==> build 81 <==
Design hopselection, start of the top module:
module hopselection(
clk_6M, rstz, p_033us,
regi_isMaster,
ps_pagerespTO,
fk_page,
scancase,
m_half_tslot_p,
connsnewslave, connsnewmaster,
txbit_period, rxbit_period,
fkset_p,   
psackfhs, pagetxfhs, pagetmp, pagerxackfhs ,
corre_threshold,
psrxfhs_succ_p,
psrxfhs,
pstxid,
m_tslot_p, ms_tslot_p,
ps_N_incr_p,
pageAB_2Npage_count, 
Atrain,
regi_interlace_offset, regi_page_k_nudge,
regi_AFH_mode,
regi_AFH_N, regi_AFH_channel_map,
ps, gips, is, giis, page, inquiry, mpr, spr, ir, conns,
prs_clock_frozen, prm_clock_frozen,
CLK, CLKE, CLKN, BD_ADDR,
counter_isFHS,
fk,
fk_chg_p, fk_chg_p_ff,
fk_pstxid
);
input clk_6M, rstz, p_033us;
input regi_isMaster;
input ps_pagerespTO;
input fk_page;
input scancase;
input m_half_tslot_p;
input connsnewslave, connsnewmaster;
input txbit_period, rxbit_period;
input fkset_p;   
input psackfhs, pagetxfhs, pagetmp, pagerxackfhs ;
input corre_threshold;
wire [5:0] counter_clkN1;
wire [5:0] counter_clkE1;
input psrxfhs_succ_p;
input psrxfhs;
input pstxid;
input m_tslot_p, ms_tslot_p;
input ps_N_incr_p;
input [3:0] pageAB_2Npage_count;
input Atrain;
input [4:0] regi_interlace_offset, regi_page_k_nudge;
input regi_AFH_mode;
input [6:0] regi_AFH_N;
input [79:0] regi_AFH_channel_map;
input ps, gips, is, giis, page, inquiry, mpr, spr, ir, conns;
input prs_clock_frozen, prm_clock_frozen;
input [27:0] CLK, CLKE, CLKN, BD_ADDR;
input [4:0] counter_isFHS;
output [6:0] fk;
output fk_chg_p, fk_chg_p_ff;
output fk_pstxid;
wire [4:0] Xprm, Xir, Xprs;
wire [4:0] X;
wire Y1;
wire [5:0] Y2;
wire [4:0] A;
wire [3:0] B;
wire [4:0] C;
wire [8:0] D;
wire [6:0] E, F, Fprime;
  ...
Settings: LEC_CHECK=0, CAP_MARGIN=5, CORE_ASPECT_RATIO=0.97, CORE_MARGIN=9, CORE_UTILIZATION=28, CTS_CLUSTER_DIAMETER=375, CTS_CLUSTER_SIZE=93, GPL_TIMING_DRIVEN=1, MAX_ROUTING_LAYER=met4, PLACE_DENSITY_LB_ADDON=0.2, SLEW_MARGIN=20; clock period 17.0 ns.
run.sh (not shown) runs the stock make flow with config.mk's settings and CLKGATE_MAP_FILE=.
==> trial 24 (differences from build 81) <==
Settings changed: CAP_MARGIN 5 to 10, CORE_ASPECT_RATIO 0.97 to default, CORE_MARGIN 9 to 2, CORE_UTILIZATION 28 to 72, CTS_CLUSTER_DIAMETER 375 to default, CTS_CLUSTER_SIZE 93 to 52, GPL_TIMING_DRIVEN 1 to default, MAX_ROUTING_LAYER met4 to default, PLACE_DENSITY from default to 0.6, PLACE_DENSITY_LB_ADDON 0.2 to default, SETUP_SLACK_MARGIN from default to 3.84.
==> flow/constraint.sdc (replaced) <==
create_clock -name core_clock -period 13.6 [get_ports {clk_6M}]
set_input_delay 2.7200 -clock core_clock [delete_from_list [all_inputs] [get_ports {clk_6M}]]
set_output_delay 2.7200 -clock core_clock [all_outputs]
set_load 0.01 [all_outputs]
==> build 96 (differences from build 81) <==
Settings changed: CAP_MARGIN 5 to 20, CORE_ASPECT_RATIO 0.97 to default, CORE_MARGIN 9 to 2, CORE_UTILIZATION 28 to 66, CTS_CLUSTER_DIAMETER 375 to 232, CTS_CLUSTER_SIZE 93 to default, GPL_TIMING_DRIVEN 1 to default, MAX_ROUTING_LAYER met4 to default, PLACE_DENSITY_LB_ADDON 0.2 to default.
==> flow/constraint.sdc (replaced) <==
create_clock -name core_clock -period 15.1 [get_ports {clk_6M}]
set_input_delay 3.0200 -clock core_clock [delete_from_list [all_inputs] [get_ports {clk_6M}]]
set_output_delay 3.0200 -clock core_clock [all_outputs]
set_load 0.01 [all_outputs]
==> results <==
	trial 24	build 96	build 81
Max-Slew Margin vs Limit	-	32.1%	32.6%
VDD IR max	-	0.265 mV	0.184 mV
Worst Tran Pin Value	-	1.02 ns	1.00 ns
Number of cells in the finished layout apart from fillers	-	2,778	3,264
Required time at the endpoint of the critical path	-	12.08 ns	13.60 ns
DRC viols	-	0	0
Final Cell Area	-	23,600 sq um	23,900 sq um
Clock tree from TritonCTS	-	done	done
GR Overflow Total	-	0	0
Critical path endpoint category	-	output port	output port
Clock sink count	-	169	169
Startpoint type of the worst setup path	-	input port	input port
Mean routed wirelength per cell	-	23.5 um	17.2 um
M1 GR Usage	-	46.3%	20.2%
Run status	did not finish	complete, but fails checks	complete, but fails checks
Stage where the flow stopped	4_1_cts	-	-
Violated checks	-	negative setup slack	negative setup slack
